==> branch garnet <==
==> flow/design.v <==
module fullreg #(  parameter N = 16 )(
    input [N-1:0] d,
    output reg [N-1:0] q,
    input clk,
    input en,
    input clr,  
    input rst   
    );
always @(posedge clk,posedge rst) begin
    if(rst)
        q<=0;
    else    
    if(en==1)begin
        if(clr)
            q<=0;
        else
            q<=d;
    end
end
endmodule
module exp_adder_bias (
    input  wire [7:0] exp1,    
    input  wire [7:0] exp2,    
    output wire [7:0] exp_out  
);
    wire [8:0] sum;            
    wire [8:0] sum_minus_bias;
    assign sum = exp1 + exp2;
    assign sum_minus_bias = sum - 9'd127;
    assign exp_out = sum_minus_bias[7:0];
endmodule
module exp_normalizer (
    input  wire        msb_mult,    
    input  wire [7:0]  exp_in,      
    output wire [7:0]  exp_out      
);
    assign exp_out = msb_mult ? (exp_in + 8'd1) : exp_in;
endmodule
module mantissa_normalizer (
    input  wire [47:0] mult_out,    
    output wire [23:0] mant_out     
);
    assign mant_out = mult_out[47] ? 
                      mult_out[47:24] : 
                      mult_out[46:23];
endmodule
module mult24 (
    input  wire [23:0] a,    
    input  wire [23:0] b,    
    output wire [47:0] p     
);
    assign p = $unsigned(a) * $unsigned(b);
endmodule
module fp32mult (
    input  wire [31:0] x1,
    input  wire [31:0] x2,
    input  wire        en,
    input  wire        rst,
    input  wire        clk,
    output wire [31:0] y,
    output wire        ready
);
    wire [31:0] x1_reg;
    wire [31:0] x2_reg;
    fullreg #(32) reg_x1 (.clk(clk), .rst(rst), .clr(1'b0), .en(en), .d(x1), .q(x1_reg));
    fullreg #(32) reg_x2 (.clk(clk), .rst(rst), .clr(1'b0), .en(en), .d(x2), .q(x2_reg));
    wire sign1 = x1_reg[31];
    wire sign2 = x2_reg[31];
    wire [7:0] exp1 = x1_reg[30:23];
    wire [7:0] exp2 = x2_reg[30:23];
    wire [23:0] mant1 = {1'b1, x1_reg[22:0]};  
    wire [23:0] mant2 = {1'b1, x2_reg[22:0]};
    wire sign_result = sign1 ^ sign2;
    wire [7:0] exp_sum;
      wire en_d1;
    wire en_d2;
    exp_adder_bias exp_add_inst (
        .exp1(exp1),
        .exp2(exp2),
        .exp_out(exp_sum)
    );
    wire [47:0] mant_product;
    mult24 mult_inst (
        .a(mant1),
        .b(mant2),
        .p(mant_product)
    );
    wire [7:0] exp_norm;
    exp_normalizer exp_norm_inst (
        .msb_mult(mant_product[47]),
        .exp_in(exp_sum),
        .exp_out(exp_norm)
    );
    wire [23:0] mant_norm;
    mantissa_normalizer mant_norm_inst (
        .mult_out(mant_product),
        .mant_out(mant_norm)
    );
    wire [31:0] result_comb;
    assign result_comb = {sign_result, exp_norm, mant_norm[22:0]};
    fullreg #(32) reg_out (
        .clk(clk),
        .rst(rst),
        .clr(1'b0),
        .en(en_d1),
        .d(result_comb),
        .q(y)
    );
    fullreg #(1) reg_en_stage1 (
        .clk(clk),
        .rst(rst),
        .clr(1'b0),
        .en(1'b1),
        .d(en),
        .q(en_d1)
    );
    fullreg #(1) reg_en_stage2 (
        .clk(clk),
        .rst(rst),
        .clr(1'b0),
        .en(1'b1),
        .d(en_d1),
        .q(en_d2)
    );
    assign ready = en_d2;
endmodule
==> flow/run.sh <==
#!/bin/bash
# the make line also repeats each setting of config.mk as NAME=value (left out here)
make -C /OpenROAD-flow-scripts/flow DESIGN_CONFIG=/design/flow/config.mk WORK_HOME=/design/flow/orfs CLKGATE_MAP_FILE= finish
==> flow/config.mk <==
export PLATFORM = sky130hd
export DESIGN_NAME = fp32mult
export DESIGN_NICKNAME = fp32mult
export VERILOG_FILES = /design/flow/design.v
export SDC_FILE = /design/flow/constraint.sdc
export NUM_CORES = 4
export LEC_CHECK = 0
export ABC_AREA = 1
export CAP_MARGIN = 20
export CORE_MARGIN = 2
export CORE_UTILIZATION = 72
export CTS_CLUSTER_DIAMETER = 396
export CTS_CLUSTER_SIZE = 100
export SETUP_SLACK_MARGIN = -0.4
export SLEW_MARGIN = 20
==> flow/constraint.sdc <==
create_clock -name core_clock -period 4.24 [get_ports {clk}]
set_input_delay 0.8480 -clock core_clock [delete_from_list [all_inputs] [get_ports {clk}]]
set_output_delay 0.8480 -clock core_clock [all_outputs]
set_load 0.01 [all_outputs]
==> inputs of branch violet, as changes to branch garnet <==
ABC_AREA = default   (was 1)
CORE_UTILIZATION = 40   (was 72)
CTS_CLUSTER_DIAMETER = default   (was 396)
CTS_CLUSTER_SIZE = default   (was 100)
SETUP_SLACK_MARGIN = default   (was -0.4)
==> flow/constraint.sdc (replaced) <==
create_clock -name core_clock -period 10.0 [get_ports {clk}]
set_input_delay 2.0000 -clock core_clock [delete_from_list [all_inputs] [get_ports {clk}]]
set_output_delay 2.0000 -clock core_clock [all_outputs]
set_load 0.01 [all_outputs]
==> inputs of branch tundra, as changes to branch garnet <==
ABC_AREA = default   (was 1)
CORE_UTILIZATION = 65   (was 72)
CTS_CLUSTER_DIAMETER = default   (was 396)
CTS_CLUSTER_SIZE = default   (was 100)
SETUP_SLACK_MARGIN = default   (was -0.4)
==> flow/constraint.sdc (replaced) <==
create_clock -name core_clock -period 6.81 [get_ports {clk}]
set_input_delay 1.3620 -clock core_clock [delete_from_list [all_inputs] [get_ports {clk}]]
set_output_delay 1.3620 -clock core_clock [all_outputs]
set_load 0.01 [all_outputs]
==> summary of the runs <==
Branch violet finished clean. Branch garnet aborted during 5_1_grt (GRT-0232). Branch tundra finished but fails on negative setup slack. Of branch tundra and branch garnet, branch garnet has the higher synthesized cell count (gap about 22%, measured against branch garnet). Between branch tundra and branch violet, the lower clock skew is in branch tundra (gap 0.0053 ns). Of branch tundra and branch violet, branch violet has the higher final cell count (gap about 1%, measured against branch violet). Of branch tundra and branch violet, branch tundra has the higher hold slack (gap 0.0011 ns). Against branch tundra, the count of clock-buffer cells in the layout of branch violet is lower by 1.

* * *

==> inputs of trial 56 <==
Starts from the design.v that is shown in full above.
export LEC_CHECK = 0
export CAP_MARGIN = 20
export CORE_MARGIN = 2
export CORE_UTILIZATION = 72
export CTS_CLUSTER_DIAMETER = 374
export CTS_CLUSTER_SIZE = 99
export PLACE_DENSITY = 0.36
export SLEW_MARGIN = 20
export TNS_END_PERCENT = 5
create_clock -name core_clock -period 5.56 [get_ports {clk}]
run.sh (not shown) runs the stock make flow with config.mk's settings and CLKGATE_MAP_FILE=.
==> build 47: changes against trial 56 <==
ABC_AREA = 1   (was unset)
CORE_MARGIN = 10   (was 2)
CORE_UTILIZATION = 48   (was 72)
CTS_CLUSTER_DIAMETER = unset   (was 374)
CTS_CLUSTER_SIZE = unset   (was 99)
PLACE_DENSITY = unset   (was 0.36)
TNS_END_PERCENT = unset   (was 5)
==> flow/constraint.sdc (replaced) <==
create_clock -name core_clock -period 10.0 [get_ports {clk}]
set_input_delay 2.0000 -clock core_clock [delete_from_list [all_inputs] [get_ports {clk}]]
set_output_delay 2.0000 -clock core_clock [all_outputs]
set_load 0.01 [all_outputs]
==> build 59: changes against trial 56 <==
CTS_CLUSTER_DIAMETER = unset   (was 374)
CTS_CLUSTER_SIZE = unset   (was 99)
PLACE_DENSITY = unset   (was 0.36)
PLACE_DENSITY_LB_ADDON = 0.08   (was unset)
TNS_END_PERCENT = unset   (was 5)
==> flow/constraint.sdc (replaced) <==
create_clock -name core_clock -period 7.14 [get_ports {clk}]
set_input_delay 1.4280 -clock core_clock [delete_from_list [all_inputs] [get_ports {clk}]]
set_output_delay 1.4280 -clock core_clock [all_outputs]
set_load 0.01 [all_outputs]
==> reports/qor.txt <==
summed area of non-filler cells in the final layout -> 26310 µm²
number of antenna cells inserted -> 0
status -> no timing/DRC/antenna violations
net count of the mapped netlist -> 3897
core utilization at floorplan -> 48.59%
post-synthesis mux area share -> 2.125%
overall global routing resource usage -> 23.23%
Clock Network Area Fraction -> 1.127%
maximum single-stage delay on the critical path -> 1.11 ns
most frequent cells after synthesis -> 971 x sky130_fd_sc_hd__inv_1, 917 x sky130_fd_sc_hd__nand2_1, 482 x sky130_fd_sc_hd__fa_1, 183 x sky130_fd_sc_hd__ha_1, 106 x sky130_fd_sc_hd__clkbuf_1
number of unique standard cell types used by synthesis -> 36
met3 WL -> 4533 µm
# the run above: build 47

==> reports/qor.txt <==
status -> finished with violations
Layout Check Fail Reasons -> setup timing
core utilization at floorplan -> 73.66%
least setup slack across all paths after layout -> -1.508 ns
Clock Network Area Fraction -> 1.056%
summed area of non-filler cells in the final layout -> 27010 µm²
final number of setup-violating endpoints -> 31
post-synthesis mux area share -> 2.823%
met3 WL -> 5892 µm
# the run above: trial 56

==> reports/qor.txt <==
Layout Check Fail Reasons -> setup timing
final number of setup-violating endpoints -> 3
most frequent cells after synthesis -> 604 x sky130_fd_sc_hd__inv_1, 482 x sky130_fd_sc_hd__fa_1, 312 x sky130_fd_sc_hd__nand2_1, 241 x sky130_fd_sc_hd__and2_1, 183 x sky130_fd_sc_hd__ha_1
number of antenna cells inserted -> 0
maximum single-stage delay on the critical path -> 0.55 ns
least setup slack across all paths after layout -> -0.09152 ns
core utilization at floorplan -> 73.66%
number of unique standard cell types used by synthesis -> 72
status -> finished with violations
overall global routing resource usage -> 41.03%
# the run above: build 59


* * *

==> try-xenon <==
RTL: the design.v shown in full above, as it stands there.
Settings: LEC_CHECK=0, CAP_MARGIN=20, CORE_MARGIN=2, CORE_UTILIZATION=72, PLACE_DENSITY=0.36, SETUP_SLACK_MARGIN=0.87, SLEW_MARGIN=20, TNS_END_PERCENT=5; clock period 5.56 ns.
==> try-cedar (differences from try-xenon) <==
CORE_ASPECT_RATIO = 0.92   (was default)
CTS_CLUSTER_SIZE = 82   (was default)
PLACE_DENSITY = default   (was 0.36)
PLACE_DENSITY_LB_ADDON = 0.08   (was default)
SETUP_SLACK_MARGIN = 1.96   (was 0.87)
TNS_END_PERCENT = default   (was 5)
==> flow/constraint.sdc (replaced) <==
create_clock -name core_clock -period 6.81 [get_ports {clk}]
set_input_delay 1.3620 -clock core_clock [delete_from_list [all_inputs] [get_ports {clk}]]
set_output_delay 1.3620 -clock core_clock [all_outputs]
set_load 0.01 [all_outputs]
==> Flow_metrics.wiki <==
== Flow metrics ==
{| class="wikitable"
! Metric !! Value
|-
| Status || complete, but fails checks
|-
| Layout checks that failed || negative setup slack
|-
| Post-Route WL || roughly 66000 um
|-
| Final count of negative-setup-slack endpoints || 31
|-
| Worst slack, placed || -1.71 ns
|-
| Met2 GRT Util || between 70% and 80%
|-
| Crit-path max cell delay || 0.61 ns
|-
| Final HPWL DP || just over 50000 um
|-
| Number of inserted filler cells in the final layout || 1546
|-
| CTS clock-pin slew for the worst setup and hold paths || roughly 0.080 ns
|-
| Least setup slack across all paths after layout || -1.51 ns
|-
| Minimum clock period after layout || around 7.1 ns
|-
| Worst-case reg-to-reg path depth || 24
|}
That was try-xenon.
==> Flow_metrics.wiki <==
== Flow metrics ==
{| class="wikitable"
! Metric !! Value
|-
| Worst-case reg-to-reg path depth || 26
|-
| Layout checks that failed || negative setup slack
|-
| Post-Route WL || about 84000 um
|-
| Least setup slack across all paths after layout || -0.798 ns
|-
| Crit-path max cell delay || roughly 0.57 ns
|-
| Worst slack, placed || -0.452 ns
|-
| Final count of negative-setup-slack endpoints || 31
|-
| Met2 GRT Util || 75.0%
|-
| Status || complete, but fails checks
|}
That was try-cedar.

* * *

==> run B: inputs <==
RTL: the design.v shown in full above, as it stands there.
Settings: LEC_CHECK=0, CAP_MARGIN=20, CORE_MARGIN=9, CORE_UTILIZATION=40, CTS_CLUSTER_DIAMETER=116, CTS_CLUSTER_SIZE=66, GPL_ROUTABILITY_DRIVEN=1, HOLD_SLACK_MARGIN=-0.03, MAX_ROUTING_LAYER=met4, PLACE_DENSITY_LB_ADDON=0.17, SLEW_MARGIN=5, TNS_END_PERCENT=45; clock period 10.0 ns.
==> inputs of run H, as changes to run B <==
ABC_AREA = 0   (was unset)
CELL_PAD_IN_SITES_GLOBAL_PLACEMENT = 1   (was unset)
CORE_ASPECT_RATIO = 1.48   (was unset)
CORE_MARGIN = 10   (was 9)
CORE_UTILIZATION = 48   (was 40)
CTS_CLUSTER_DIAMETER = unset   (was 116)
CTS_CLUSTER_SIZE = 45   (was 66)
GPL_ROUTABILITY_DRIVEN = unset   (was 1)
HOLD_SLACK_MARGIN = unset   (was -0.03)
MAX_ROUTING_LAYER = unset   (was met4)
PLACE_DENSITY_LB_ADDON = unset   (was 0.17)
SLEW_MARGIN = 25   (was 5)
TNS_END_PERCENT = unset   (was 45)
==> results <==
                                                                                    run B                     run H
Final core occ                                                                      44.5%                     52.6%
Number of instances on the worst hold path                                              2                         1
Initial antenna violation count                                                         2                         3
Pin count of the biggest net entering global routing                                   84                        73
Routed WL per cell                                                                20.4 um                   24.2 um
Detail-routed via count per cell                                                     5.06                      5.44
Initial core utilization                                                            40.8%                     48.7%
Met3 track demand over resource in global routing                                   2.03%                     3.63%
PnR worst setup slack                                                             1310 ps                   1280 ps
Status                                                            complete, no violations   complete, no violations
Startpoint of the most critical hold path                        reg_out.q[7]$_DFFE_PP0P_  reg_x2.q[21]$_DFFE_PP0P_
Final cell count without fillers                                                    3,239                     3,071
Placeable core area                                                          55,500 sq um              46,500 sq um
Number of logic stages on the critical path including buffering                        22                        25
Later-pin clock latency in the skew report                                         360 ps                    410 ps
Number of placement rows                                                               86                        96
Post-layout period usage                                                            86.9%                     87.2%
Maximum operating frequency                                                     0.115 GHz                 0.115 GHz
Wire length of the first global-routing pass                                   106,000 um                115,000 um
Register area                                                                  2450 sq um                2470 sq um

* * *

==> build 8: inputs <==
RTL: the design.v shown in full above, as it stands there.
==> flow/config.mk <==
export PLATFORM = sky130hd
export DESIGN_NAME = fp32mult
export DESIGN_NICKNAME = fp32mult
export VERILOG_FILES = /design/flow/design.v
export SDC_FILE = /design/flow/constraint.sdc
export NUM_CORES = 4
export LEC_CHECK = 0
export CAP_MARGIN = 20
export CORE_MARGIN = 2
export CORE_UTILIZATION = 50
export SLEW_MARGIN = 20
==> flow/constraint.sdc <==
create_clock -name core_clock -period 8.69 [get_ports {clk}]
set_input_delay 1.7380 -clock core_clock [delete_from_list [all_inputs] [get_ports {clk}]]
set_output_delay 1.7380 -clock core_clock [all_outputs]
set_load 0.01 [all_outputs]
==> build 13: changes against build 8 <==
- CORE_UTILIZATION: 50 -> 63
- CTS_CLUSTER_DIAMETER: default -> 200
- CTS_CLUSTER_SIZE: default -> 100
==> flow/constraint.sdc (replaced) <==
create_clock -name core_clock -period 10.0 [get_ports {clk}]
set_input_delay 2.0000 -clock core_clock [delete_from_list [all_inputs] [get_ports {clk}]]
set_output_delay 2.0000 -clock core_clock [all_outputs]
set_load 0.01 [all_outputs]
==> build 6: changes against build 8 <==
- CORE_MARGIN: 2 -> 10
- CORE_UTILIZATION: 50 -> 40
- HOLD_SLACK_MARGIN: default -> -0.01
==> flow/constraint.sdc (replaced) <==
create_clock -name core_clock -period 10.0 [get_ports {clk}]
set_input_delay 2.0000 -clock core_clock [delete_from_list [all_inputs] [get_ports {clk}]]
set_output_delay 2.0000 -clock core_clock [all_outputs]
set_load 0.01 [all_outputs]
==> results <==
quantity                                                               build 8                 build 13                  build 6
M2 GR Usage                                                             0.4953                   0.5877                   0.3463
Area taken by flip-flops and latches                                 2454 um^2                2461 um^2                2460 um^2
Die x size                                                            216.8 um                 193.6 um                 258.0 um
Tool Warnings                                                               27                       29                       27
Area Growth Syn to Fin                                                  8.562%                   7.148%                   9.037%
Die Outline Area                                                    47020 um^2               37490 um^2               66540 um^2
Via-per-instance ratio                                                   5.322                    5.610                    5.094
Maximum clock rate                                                   121.1 MHz                118.7 MHz                117.8 MHz
Cell area reported after detailed placement                         24300 um^2               23960 um^2               24390 um^2
Post-layout worst setup margin                                        435.4 ps                  1573 ps                  1508 ps
Min-Delay Startpoint                                             reg_out.q[10]             reg_out.q[7]             reg_x1.q[14]
Required arrival time at the worst endpoint                            8940 ps                 10250 ps                 10270 ps
Comb area share                                                         0.7103                   0.7196                   0.7072
Placed cell count                                                         3078                     2923                     3225
Non-clock buffering overhead                                           0.05546                  0.04867                  0.05005
Cell occurring most often along the worst timing path    sky130_fd_sc_hd__fa_1    sky130_fd_sc_hd__fa_1                        -
Status                                                 complete, no violations  complete, no violations  complete, no violations
Total Routed Length                                                   61720 um                 59960 um                 64420 um
Clock Latency Late Sink                                                 360 ps                   360 ps                   380 ps
